==> flow/design.v (excerpt) <==
module FourBitCPU(rst, clk, opcode, address, myinput, myoutput, HLT, s_flag, z_flag, c_flag);
Size in the first run: about 280 flip-flops, about 30 I/O pins, ~17000 um2 of cells after synthesis.
clock: 8.0 ns
lec_check: 0
cap_margin: 20
core_aspect_ratio: 1.48
core_margin: 2
core_utilization: 40
cts_cluster_diameter: 365
setup_slack_margin: 1.9
slew_margin: 20
run.sh (not shown) runs the stock make flow with config.mk's settings and CLKGATE_MAP_FILE=.
The baseline finished clean.
Next try:
Settings changed: CORE_ASPECT_RATIO 1.48 to default, CORE_UTILIZATION 40 to 72, CTS_CLUSTER_DIAMETER 365 to default, PLACE_DENSITY_LB_ADDON from default to 0.01, SETUP_SLACK_MARGIN 1.9 to 0.69.
Clock period 8.0 ns to 4.12 ns, I/O delays scaled along.
The new run completed with no timing, DRC or antenna violations.
Final area goes up by roughly a tenth.
Setup slack got worse by 1.8 ns.
Clock-buffer cell count climbs by 7.
Next try:
Settings changed: CTS_CLUSTER_DIAMETER from default to 28, CTS_CLUSTER_SIZE from default to 15.
The changed run aborted during global routing (5_1_grt) (GRT-0232).
Die area stays the same.
Area after synthesis is unchanged.
Synthesized cell count is unchanged.


FourBitCPU again, from the RTL that the note above started with.
clock: 8.0 ns
lec_check: 0
cap_margin: 15
core_margin: 2
core_utilization: 40
gpl_routability_driven: 0
slew_margin: 20
Change:
--- a/flow/config.mk
+++ b/flow/config.mk
@@ -6,7 +6,8 @@
 export NUM_CORES = 4
 export LEC_CHECK = 0
-export CAP_MARGIN = 15
+export CAP_MARGIN = 20
 export CORE_MARGIN = 2
-export CORE_UTILIZATION = 40
-export GPL_ROUTABILITY_DRIVEN = 0
+export CORE_UTILIZATION = 72
+export CTS_CLUSTER_SIZE = 37
+export SETUP_SLACK_MARGIN = 1.51
 export SLEW_MARGIN = 20
==> flow/constraint.sdc (replaced) <==
create_clock -name core_clock -period 5.25 [get_ports {clk}]
set_input_delay 1.0500 -clock core_clock [delete_from_list [all_inputs] [get_ports {clk}]]
set_output_delay 1.0500 -clock core_clock [all_outputs]
set_load 0.01 [all_outputs]
Clock power grows by well over a third.
First-iteration DRC count increases by well over a third.
Cell count went down by a little under a tenth.
Worst setup slack gets worse by 0.82 ns.


The RTL this note starts from:
==> flow/design.v <==
`timescale 1ns / 1ps
module FourBitCPU(rst, clk, opcode, address, myinput, myoutput, HLT, s_flag, z_flag, c_flag);
parameter n=4;
localparam DEPTH = 2**n;
input rst, clk;
input [3:0] opcode;
input [n-1:0] address;
input [7:0] myinput;
output reg [7:0] myoutput;
output reg HLT, s_flag, z_flag, c_flag;
reg [n-1:0] stackPoint;
reg [7:0] stackReg [0:DEPTH-1];
reg [7:0] mem [0:DEPTH-1];
reg [4:0] progCount;
integer i;
wire [n-1:0] addrNext = address + 1'b1;
wire [n-1:0] spDec    = stackPoint - 1'b1;
wire [7:0] memA   = mem[address];
wire [7:0] memA1  = mem[addrNext];
wire [7:0] mem0   = mem[0];
wire [7:0] stkTop = stackReg[stackPoint];
wire [8:0] sum    = {1'b0, memA} + {1'b0, myinput};
wire       borrow = (memA < myinput);
wire [7:0] andRes = memA & myinput;
wire [7:0] orRes  = memA | myinput;
wire [7:0] xorRes = memA ^ myinput;
always @(posedge clk)
begin
if (rst)
begin
  for (i=0; i<DEPTH; i=i+1)
    begin
      mem[i] <= i;
      stackReg[i] <= i;
    end
  c_flag <= 0;
  z_flag <= 0;
  s_flag <= 0;
  myoutput <= 0;
  HLT <= 0;
  progCount <= 0;
  stackPoint <= 4'b1110;
end
else if (progCount < 16 && !HLT)
begin
progCount <= progCount + 1;
case(opcode)
4'b0000:       
begin
  {c_flag, myoutput} <= sum;
  if (memA == 0) z_flag <= 1;
  s_flag <= 1'b0;
end
4'b0001:       
begin
  s_flag <= borrow;
  c_flag <= borrow;
  z_flag <= (memA == 0);
  myoutput <= memA;
end
4'b0010:       
begin
  mem[address] <= memA1;
  mem[addrNext] <= memA;
  myoutput <= memA1;
end
4'b0011:       
begin
  mem[address] <= mem0;
  if (mem0 == 0) z_flag <= 1;
  myoutput <= mem0;
end
4'b0100:       
begin
  myoutput <= memA >> 1;
end
4'b0101:       
begin
  mem[address] <= myinput;
  myoutput <= myinput;
  z_flag <= (myinput == 0);
end
4'b0110:       
begin
  myoutput <= memA;
  z_flag <= (memA == 0);
end
4'b0111:       
begin
  mem[address] <= andRes;
  myoutput <= andRes;
  if (andRes == 0) z_flag <= 1;
end
4'b1000:       
begin
  c_flag <= 0;
  z_flag <= 0;
  s_flag <= 0;
  myoutput <= memA;
end
4'b1001:       
begin
  mem[address] <= orRes;
  myoutput <= orRes;
  z_flag <= (orRes == 0);
  c_flag <= 1'b0;
  s_flag <= 1'b0;
end
4'b1010:       
begin
  mem[address] <= xorRes;
  myoutput <= xorRes;
  z_flag <= (xorRes == 0);
  c_flag <= 1'b0;
  s_flag <= 1'b0;
end
4'b1011:       
begin
  stackPoint <= spDec;
  stackReg[spDec] <= memA;
  myoutput <= memA;
end
4'b1100:       
begin
  mem[address] <= stkTop;
  stackPoint <= stackPoint + 1'b1;
  myoutput <= stkTop;
end
4'b1101:       
begin
  myoutput <= memA << 1;
  z_flag <= (memA == 0);
end
4'b1110:       
begin
  mem[address] <= ~memA;
  myoutput <= ~memA;
end
4'b1111:       
begin
  HLT <= 1'b1;
end
default: myoutput <= 0;
endcase
end
end
endmodule
clock: 4.73 ns
lec_check: 0
cap_margin: 20
core_margin: 2
core_utilization: 72
place_density: 0.4
setup_slack_margin: 0.63
slew_margin: 20
tns_end_percent: 5
The starting point went through all stages and came out clean.
Then changed:
Settings changed: CELL_PAD_IN_SITES_GLOBAL_PLACEMENT set to 0, CORE_ASPECT_RATIO set to 1.06, CORE_UTILIZATION 72 to 67, CTS_CLUSTER_SIZE set to 36, GPL_ROUTABILITY_DRIVEN set to 1, GPL_TIMING_DRIVEN set to 1, PLACE_DENSITY 0.4 to not set, SETUP_SLACK_MARGIN 0.63 to 0.01, SLEW_MARGIN 20 to 15, TNS_END_PERCENT 5 to 95.
Clock period 4.73 ns to 3.21 ns, I/O delays scaled along.
With this change the flow stopped in global routing (5_1_grt) on GRT-0232.
Synthesized area is unchanged.
Synthesized cell count stays the same.
Die size increases by 7.3%.
Then changed:
Settings changed: CELL_PAD_IN_SITES_GLOBAL_PLACEMENT 0 to not set, CORE_ASPECT_RATIO 1.06 to not set, CORE_UTILIZATION 67 to 68, CTS_CLUSTER_SIZE 36 to not set, GPL_ROUTABILITY_DRIVEN 1 to not set, GPL_TIMING_DRIVEN 1 to not set, SETUP_SLACK_MARGIN 0.01 to not set, SLEW_MARGIN 15 to 20, TNS_END_PERCENT 95 to not set.
Clock period 3.21 ns to 12.1 ns, I/O delays scaled along.
Outcome: With this change the flow ran to the end with no violations; synthesized cell count is unchanged; die area fell by 1.4%; synthesized area stays the same.
Then changed:
Settings changed: CORE_UTILIZATION 68 to 40.
Clock period 12.1 ns to 5.73 ns, I/O delays scaled along.
Effect:
- The new run finished with timing, DRC and antenna clean
- clock power goes up to 2.7 times its value
- wire length rises by 8.8%
- power came out higher by 130%
- setup slack is worse by 3700 ps
- first-iteration DRC count shrinks by 16%
- sequential share of layout area is lower by 2.0 points
- cell area is higher by 4.5%
- count of clock-buffer cells in the layout climbs by 9
Power and IR drop assume default switching activity.
